==> v33: inputs <==
## conv_1d
module conv_1d #(
    parameter DATA_WIDTH  = 8,
    parameter KERNEL_SIZE = 16
) (
    input logic clk,
    input logic arst_n,
    input  logic [DATA_WIDTH-1:0] signal_data,
    input  logic                  signal_vld,
    input  logic                  signal_last,
    output logic                  signal_rdy,
    input  logic [KERNEL_SIZE*DATA_WIDTH-1:0] kernel,
    output logic [DATA_WIDTH*2+$clog2(KERNEL_SIZE)-1:0] result_data,
    output logic                    result_vld,
    output logic                    result_last,
    input  logic                    result_rdy
);
  localparam PRODUCT_WIDTH = (DATA_WIDTH * 2);
  localparam RESULT_WIDTH  = PRODUCT_WIDTH + $clog2(KERNEL_SIZE);
  logic [KERNEL_SIZE-1:0][DATA_WIDTH-1:0] signal_buf;
  logic shift_vld;
  logic shift_last;
  always_ff @(posedge clk or negedge arst_n) begin
    if (!arst_n) begin
      signal_buf <= '0;
      shift_vld <= 1'b0;
      shift_last <= 1'b0;
    end else begin 
      if (signal_vld) begin  
        signal_buf <= {signal_data, signal_buf[KERNEL_SIZE-1:1]}; 
      end
      shift_vld <= signal_vld;
      shift_last <= signal_vld & signal_last;
    end
  end
  logic [KERNEL_SIZE-1:0][PRODUCT_WIDTH-1:0] products;
  always_comb begin
    for (int i = 0; i < KERNEL_SIZE; i++) begin
      products[i] = kernel[i*DATA_WIDTH +: DATA_WIDTH] * signal_buf[i];
    end
  end
  logic [KERNEL_SIZE-1:0][PRODUCT_WIDTH-1:0] products_buf;
  logic products_vld;
  logic products_last;
  always_ff @(posedge clk or negedge arst_n) begin
    if (!arst_n) begin
      products_buf <= '0;
      products_vld <= 1'b0;
      products_last <= 1'b0;
    end else begin
      products_buf <= products;
      products_vld <= shift_vld;
      products_last <= shift_last;
    end
  end
  logic [RESULT_WIDTH-1:0] sum;
  always_comb begin
    sum = 0;
    for (int i = 0; i < KERNEL_SIZE; i++) begin
      sum += products_buf[i];
    end
  end
  logic [RESULT_WIDTH-1:0] sum_buf;
  logic sum_vld;
  logic sum_last;
  always_ff @(posedge clk or negedge arst_n) begin
    if (!arst_n) begin
      sum_buf <= '0;
      sum_vld <= 1'b0;
      sum_last <= 1'b0;
    end else begin
      sum_buf <= sum;
  ...
clock: 5.45 ns
lec_check: 0
cap_margin: 5
core_margin: 2
core_utilization: 72
cts_cluster_size: 15
setup_slack_margin: 0.81
slew_margin: 30
run.sh (not shown) runs the stock make flow with config.mk's settings and CLKGATE_MAP_FILE=.
==> v22 (differences from v33) <==
Settings changed: CAP_MARGIN 5 to 20, CORE_UTILIZATION 72 to 50, CTS_CLUSTER_SIZE 15 to default, SETUP_SLACK_MARGIN 0.81 to default, SLEW_MARGIN 30 to 20, TNS_END_PERCENT from default to 5.
==> flow/constraint.sdc (replaced) <==
create_clock -name core_clock -period 3.25 [get_ports {clk}]
set_input_delay 0.6500 -clock core_clock [delete_from_list [all_inputs] [get_ports {clk}]]
set_output_delay 0.6500 -clock core_clock [all_outputs]
set_load 0.01 [all_outputs]
==> v35 (differences from v33) <==
Settings changed: CAP_MARGIN 5 to 20, PLACE_DENSITY from default to 0.95, SLEW_MARGIN 30 to 20.
==> flow/constraint.sdc (replaced) <==
create_clock -name core_clock -period 5.47 [get_ports {clk}]
set_input_delay 1.0940 -clock core_clock [delete_from_list [all_inputs] [get_ports {clk}]]
set_output_delay 1.0940 -clock core_clock [all_outputs]
set_load 0.01 [all_outputs]
==> results <==
| quantity | v22 | v35 | v33 |
|---|---|---|---|
| Register-to-register path setup slack | -2.01 ns | - | -0.08 ns |
| Layout Cells excl Fill | 7,608 | - | 6,464 |
| Count of placed standard cells including taps | 7,496 | 6,319 | 6,355 |
| #MultiIn Comb | 3,501 | - | 3,501 |
| Worst clock skew on the final layout | 0.0148 ns | - | 0.0316 ns |
| Most common cell type on the critical path | fa_1 | - | fa_1 |
| Violation count after the first detailed-route iteration | 1,652 | - | 2,130 |
| Clock buffer cells | 67 | - | 59 |
| Result of the run | complete, but fails checks | stopped before the end | complete, but fails checks |
| Stage where the flow stopped | - | global routing (5_1_grt) | - |
| Reasons for failing layout checks | negative setup slack | - | negative setup slack |
| Summed area of non-filler cells in the final layout | 64,900 µm² | - | 58,100 µm² |
| Count of cell instances traversed by the critical path | 19 | - | 21 |
| Die width | 324 µm | 271 µm | 271 µm |
| Instance area after placement | 61,200 µm² | 55,300 µm² | 55,600 µm² |

========
==> inputs of trial 81 <==
==> flow/design.v <==
module conv_1d #(
    parameter DATA_WIDTH  = 8,
    parameter KERNEL_SIZE = 16
) (
    input logic clk,
    input logic arst_n,
    input  logic [DATA_WIDTH-1:0] signal_data,
    input  logic                  signal_vld,
    input  logic                  signal_last,
    output logic                  signal_rdy,
    input  logic [KERNEL_SIZE*DATA_WIDTH-1:0] kernel,
    output logic [DATA_WIDTH*2+$clog2(KERNEL_SIZE)-1:0] result_data,
    output logic                    result_vld,
    output logic                    result_last,
    input  logic                    result_rdy
);
  localparam PRODUCT_WIDTH = (DATA_WIDTH * 2);
  localparam RESULT_WIDTH  = PRODUCT_WIDTH + $clog2(KERNEL_SIZE);
  logic [KERNEL_SIZE-1:0][DATA_WIDTH-1:0] signal_buf;
  logic shift_vld;
  logic shift_last;
  always_ff @(posedge clk or negedge arst_n) begin
    if (!arst_n) begin
      signal_buf <= '0;
      shift_vld <= 1'b0;
      shift_last <= 1'b0;
    end else begin 
      if (signal_vld) begin  
        signal_buf <= {signal_data, signal_buf[KERNEL_SIZE-1:1]}; 
      end
      shift_vld <= signal_vld;
      shift_last <= signal_vld & signal_last;
    end
  end
  logic [KERNEL_SIZE-1:0][PRODUCT_WIDTH-1:0] products;
  always_comb begin
    for (int i = 0; i < KERNEL_SIZE; i++) begin
      products[i] = kernel[i*DATA_WIDTH +: DATA_WIDTH] * signal_buf[i];
    end
  end
  logic [KERNEL_SIZE-1:0][PRODUCT_WIDTH-1:0] products_buf;
  logic products_vld;
  logic products_last;
  always_ff @(posedge clk or negedge arst_n) begin
    if (!arst_n) begin
      products_buf <= '0;
      products_vld <= 1'b0;
      products_last <= 1'b0;
    end else begin
      products_buf <= products;
      products_vld <= shift_vld;
      products_last <= shift_last;
    end
  end
  logic [RESULT_WIDTH-1:0] sum;
  always_comb begin
    sum = 0;
    for (int i = 0; i < KERNEL_SIZE; i++) begin
      sum += products_buf[i];
    end
  end
  logic [RESULT_WIDTH-1:0] sum_buf;
  logic sum_vld;
  logic sum_last;
  always_ff @(posedge clk or negedge arst_n) begin
    if (!arst_n) begin
      sum_buf <= '0;
      sum_vld <= 1'b0;
      sum_last <= 1'b0;
    end else begin
      sum_buf <= sum;
      sum_vld <= products_vld;
      sum_last <= products_last;
    end
  end
  assign result_data = sum_buf;
  assign result_vld  = sum_vld;
  assign result_last = sum_last;
  assign signal_rdy  = 1'b1;
endmodule
==> flow/run.sh <==
#!/bin/bash
# the make line also repeats each setting of config.mk as NAME=value (left out here)
make -C /OpenROAD-flow-scripts/flow DESIGN_CONFIG=/design/flow/config.mk WORK_HOME=/design/flow/orfs CLKGATE_MAP_FILE= finish
==> flow/config.mk <==
export PLATFORM = sky130hd
export DESIGN_NAME = conv_1d
export DESIGN_NICKNAME = conv_1d
export VERILOG_FILES = /design/flow/design.v
export SDC_FILE = /design/flow/constraint.sdc
export NUM_CORES = 4
export LEC_CHECK = 0
export CAP_MARGIN = 20
export CORE_ASPECT_RATIO = 0.71
export CORE_MARGIN = 2
export CORE_UTILIZATION = 72
export CTS_CLUSTER_DIAMETER = 369
export CTS_CLUSTER_SIZE = 24
export PLACE_DENSITY = 0.77
export SETUP_SLACK_MARGIN = 0.68
export SLEW_MARGIN = 20
export TNS_END_PERCENT = 5
==> flow/constraint.sdc <==
create_clock -name core_clock -period 5.21 [get_ports {clk}]
set_input_delay 1.0420 -clock core_clock [delete_from_list [all_inputs] [get_ports {clk}]]
set_output_delay 1.0420 -clock core_clock [all_outputs]
set_load 0.01 [all_outputs]
==> inputs of trial 15, as changes to trial 81 <==
Settings changed: CAP_MARGIN 20 to 5, CELL_PAD_IN_SITES_DETAIL_PLACEMENT from default to 0, CELL_PAD_IN_SITES_GLOBAL_PLACEMENT from default to 2, CORE_ASPECT_RATIO 0.71 to default, CORE_UTILIZATION 72 to 28, CTS_CLUSTER_DIAMETER 369 to default, CTS_CLUSTER_SIZE 24 to default, GPL_ROUTABILITY_DRIVEN from default to 0, MIN_ROUTING_LAYER from default to met2, PLACE_DENSITY 0.77 to default, PLACE_DENSITY_LB_ADDON from default to 0.03, SETUP_SLACK_MARGIN 0.68 to default, TNS_END_PERCENT 5 to default.
==> flow/constraint.sdc (replaced) <==
create_clock -name core_clock -period 7.49 [get_ports {clk}]
set_input_delay 1.4980 -clock core_clock [delete_from_list [all_inputs] [get_ports {clk}]]
set_output_delay 1.4980 -clock core_clock [all_outputs]
set_load 0.01 [all_outputs]
==> inputs of build 82, as changes to trial 81 <==
Settings changed: CAP_MARGIN 20 to 15, CORE_ASPECT_RATIO 0.71 to default, CTS_CLUSTER_DIAMETER 369 to default, CTS_CLUSTER_SIZE 24 to default, PLACE_DENSITY 0.77 to default, SETUP_SLACK_MARGIN 0.68 to 0.67, TNS_END_PERCENT 5 to default.
==> flow/constraint.sdc (replaced) <==
create_clock -name core_clock -period 5.17 [get_ports {clk}]
set_input_delay 1.0340 -clock core_clock [delete_from_list [all_inputs] [get_ports {clk}]]
set_output_delay 1.0340 -clock core_clock [all_outputs]
set_load 0.01 [all_outputs]
==> impl_metrics.yaml <==
# physical design summary
status:
  status: "timing/DRC/antenna clean"
sta:
  max_freq_mhz: 162
worst_setup_path:
  critical_path_buf_inv_count: 4
  max_stage_delay_ps: 610
  reg2regPathDepth: 18
floorplanning:
  nWellTaps: 2385
route:
  antenna_cells: 18
  dr.pass1.iters: 7
global_routing:
  antenna_found_initial: 5
  grt_pass1_vias: 59200
layout:
  clk_share: 0.0400
the above is filed under trial 15

==> impl_metrics.yaml <==
# physical design summary
global_routing:
  grt_pass1_vias: 38400
route:
  dr.pass1.iters: 5
worst_setup_path:
  critical_path_buf_inv_count: 3
  max_stage_delay_ps: 590
floorplanning:
  nWellTaps: 924
status:
  status: "failed layout checks"
  so_faults: "setup timing"
sta:
  fin_ws_ps: -154
  setup_viol: 6
the above is filed under trial 81

==> impl_metrics.yaml <==
# physical design summary
layout:
  clk_share: 0.0284
sta:
  setup_viol: 12
  max_freq_mhz: 183
  fin_ws_ps: -308
status:
  so_faults: "setup timing"
  status: "failed layout checks"
global_routing:
  grt_pass1_vias: 40400
  antenna_found_initial: 13
route:
  antenna_cells: 1
  dr.max_layer_used: "met5"
  dr.pass1.iters: 6
worst_setup_path:
  critical_path_buf_inv_count: 4
  reg2regPathDepth: 18
the above is filed under build 82


========
==> inputs of wip/raven <==
// conv_1d: RTL as listed in full above, without the edits since
clock: 5.21 ns
lec_check: 0
cap_margin: 20
core_margin: 2
core_utilization: 72
cts_cluster_size: 24
setup_slack_margin: 0.68
slew_margin: 20
==> wip/quartz (differences from wip/raven) <==
CORE_UTILIZATION = 56   (was 72)
CTS_CLUSTER_SIZE = unset   (was 24)
SETUP_SLACK_MARGIN = 0.97   (was 0.68)
==> flow/constraint.sdc (replaced) <==
create_clock -name core_clock -period 4.05 [get_ports {clk}]
set_input_delay 0.8100 -clock core_clock [delete_from_list [all_inputs] [get_ports {clk}]]
set_output_delay 0.8100 -clock core_clock [all_outputs]
set_load 0.01 [all_outputs]
==> results <==
Total number of warnings across the stage logs: wip/raven 35; wip/quartz 32
Tap Cells: wip/raven 940; wip/quartz 1176
Share of the clock period used by the worst path after layout: wip/raven 105%; wip/quartz 130%
Register area: wip/raven 10300 sq um; wip/quartz 10400 sq um
Clock buffer cells: wip/raven 65; wip/quartz 68
Vias per cell: wip/raven 5.60; wip/quartz 5.10
Global-route usage over all layers: wip/raven 35.0%; wip/quartz 29.8%
Worst slew slack as a fraction of its limit: wip/raven 25.0%; wip/quartz 39.5%
Number of buffer and inverter instances along the worst setup path: wip/raven 6; wip/quartz 4
Net count, final: wip/raven 7164; wip/quartz 7883
Number of core rows: wip/raven 97; wip/quartz 110
Worst Tran Pin Value: wip/raven 1130 ps; wip/quartz 908 ps
Total met2 wirelength after detailed routing: wip/raven 61.8 mm; wip/quartz 66.4 mm
Critical path data arrival time: wip/raven 5980 ps; wip/quartz 5820 ps
Peak Freq: wip/raven 183 MHz; wip/quartz 190 MHz
Routed len/inst: wip/raven 18.9 um; wip/quartz 17.9 um
Result of the run: wip/raven finished with violations; wip/quartz finished with violations
Reasons for failing layout checks: wip/raven negative setup slack; wip/quartz negative setup slack

========
==> run a <==
RTL: the design.v shown in full above, as it stands there.
==> flow/config.mk <==
export PLATFORM = sky130hd
export DESIGN_NAME = conv_1d
export DESIGN_NICKNAME = conv_1d
export VERILOG_FILES = /design/flow/design.v
export SDC_FILE = /design/flow/constraint.sdc
export NUM_CORES = 4
export LEC_CHECK = 0
export CAP_MARGIN = 10
export CORE_ASPECT_RATIO = 0.71
export CORE_MARGIN = 2
export CORE_UTILIZATION = 72
export CTS_CLUSTER_SIZE = 100
export SETUP_SLACK_MARGIN = 0.71
export SLEW_MARGIN = 20
export TNS_END_PERCENT = 75
==> flow/constraint.sdc <==
create_clock -name core_clock -period 5.26 [get_ports {clk}]
set_input_delay 1.0520 -clock core_clock [delete_from_list [all_inputs] [get_ports {clk}]]
set_output_delay 1.0520 -clock core_clock [all_outputs]
set_load 0.01 [all_outputs]
==> inputs of run b, as changes to run a <==
CORE_ASPECT_RATIO = default   (was 0.71)
CORE_UTILIZATION = 69   (was 72)
CTS_CLUSTER_DIAMETER = 262   (was default)
CTS_CLUSTER_SIZE = 23   (was 100)
GPL_TIMING_DRIVEN = 0   (was default)
MAX_ROUTING_LAYER = met5   (was default)
PLACE_DENSITY_LB_ADDON = 0.12   (was default)
SETUP_SLACK_MARGIN = -0.16   (was 0.71)
SLEW_MARGIN = 30   (was 20)
TNS_END_PERCENT = default   (was 75)
==> flow/constraint.sdc (replaced) <==
create_clock -name core_clock -period 3.36 [get_ports {clk}]
set_input_delay 0.6720 -clock core_clock [delete_from_list [all_inputs] [get_ports {clk}]]
set_output_delay 0.6720 -clock core_clock [all_outputs]
set_load 0.01 [all_outputs]
==> run notes <==
yosys + openroad results -> Area growth syn-to-layout=22.0%, die height=between 200 and 300 um, Final HPWL DP=about 96 mm, fp_density=0.699, vias in the first global route=41521, Final Setup Violations=approximately 180, grt met1 use=0.467, Comb/total area=0.652, First-pass DRT Iterations=5, placed insts=6278, logic area=40800 um2, cts bufs inserted=21, global-route wire length before repair=between 200 and 250 mm, setup ws final=-2360 ps, largest fanout on the critical path=4, status=failed layout checks, SO Faults=negative setup slack
# the run above: run b

==> run notes <==
yosys + openroad results -> die height=229 um, Comb/total area=0.639, cts bufs inserted=46, global-route wire length before repair=205 mm, largest fanout on the critical path=3, vias in the first global route=38875, setup ws final=-93.9 ps, DRT met1 WL=~56 mm, placed insts=about 6400, logic area=37600 um2, Final HPWL DP=just under 100 mm, fp_density=0.728, SO Faults=negative setup slack, status=failed layout checks, grt met1 use=0.531, Final Setup Violations=7
# the run above: run a


========
==> inputs of 04-24 <==
// conv_1d: RTL as listed in full above, without the edits since
make LEC_CHECK=0 CAP_MARGIN=20 CORE_MARGIN=2 CORE_UTILIZATION=70 SLEW_MARGIN=20 finish   # period 5.17 ns
==> inputs of 08-15, as changes to 04-24 <==
Settings changed: CORE_UTILIZATION 70 to 57, TNS_END_PERCENT from default to 5.
==> flow/constraint.sdc (replaced) <==
create_clock -name core_clock -period 4.83 [get_ports {clk}]
set_input_delay 0.9660 -clock core_clock [delete_from_list [all_inputs] [get_ports {clk}]]
set_output_delay 0.9660 -clock core_clock [all_outputs]
set_load 0.01 [all_outputs]
==> inputs of 08-05, as changes to 04-24 <==
==> flow/constraint.sdc (replaced) <==
create_clock -name core_clock -period 5.26 [get_ports {clk}]
set_input_delay 1.0520 -clock core_clock [delete_from_list [all_inputs] [get_ports {clk}]]
set_output_delay 1.0520 -clock core_clock [all_outputs]
set_load 0.01 [all_outputs]
==> comparison <==
- 04-24 finished with setup timing left. 08-05 produced a layout that fails on setup timing. 08-15 reached the layout checks and failed them: setup timing.
- Register-to-register slack, lowest first: 08-15, 04-24, 08-05.
- Between 04-24 and 08-15, the lower die size is in 04-24 (gap 18%, measured against 08-15).
- The highest routed wire length belongs to 08-15, the lowest to 08-05.
- Final cell count, lowest first: 08-05, 04-24, 08-15.
- Of 08-15 and 04-24, 08-15 has the higher hold slack (gap 1.2 ps).
- First-iteration DRC count, highest first: 04-24, 08-05, 08-15.
- Sequential share of layout area, highest first: 08-05, 04-24, 08-15.
- Between 08-15 and 08-05, the lower utilization is in 08-15 (gap 12 points).
- Clock-buffer cell count, highest first: 08-15, 04-24, 08-05.
- In synthesized cell count, 08-15 and 04-24 do not differ.
==> figures <==
Stage-log warning count: 08-05 35; 08-15 31; 04-24 31
Number of clock buffers inserted by TritonCTS: 08-05 49; 08-15 54; 04-24 50
Result of the run: 08-05 complete, but fails checks; 08-15 complete, but fails checks; 04-24 complete, but fails checks
Reasons for failing layout checks: 08-05 setup timing; 08-15 setup timing; 04-24 setup timing
Final Instance Count excl. Fillers: 08-05 6574; 08-15 7043; 04-24 6632
Core Region: 08-05 72710 µm²; 08-15 89600 µm²; 04-24 72710 µm²
Final clock period utilization by the worst path: 08-05 101.7%; 08-15 109.8%; 04-24 106.6%
Met2 Resource Use GR: 08-05 55.00%; 08-15 44.69%; 04-24 56.60%
Final worst hold slack: 08-05 349.6 ps; 08-15 348.7 ps; 04-24 347.5 ps
Number of core rows: 08-05 99; 08-15 110; 04-24 99
First-pass GRT wire length: 08-05 195.4 mm; 08-15 203.9 mm; 04-24 198.4 mm
Pre-Place Util: 08-05 70.53%; 08-15 57.24%; 04-24 70.53%
Worst hold-check path type: 08-05 reg -> reg; 08-15 in -> async; 04-24 reg -> reg
Number of antenna violations at the first check in global routing: 08-05 10; 08-15 6; 04-24 1
Area taken by multi-input logic gates: 08-05 36470 µm²; 08-15 36470 µm²; 04-24 36570 µm²
FMAX: 08-05 186.9 MHz; 08-15 188.5 MHz; 04-24 181.4 MHz
Post-CTS Resized: 08-05 10; 08-15 19; 04-24 16
Chip area: 08-05 75440 µm²; 08-15 92390 µm²; 04-24 75440 µm²
Number of setup violations in the final report: 08-05 5; 08-15 13; 04-24 9
Number of buffers inserted by post-CTS setup repair: 08-05 1; 08-15 0; 04-24 2
Capture endpoint of the worst hold path: 08-05 products_last; 08-15 -; 04-24 products_vld
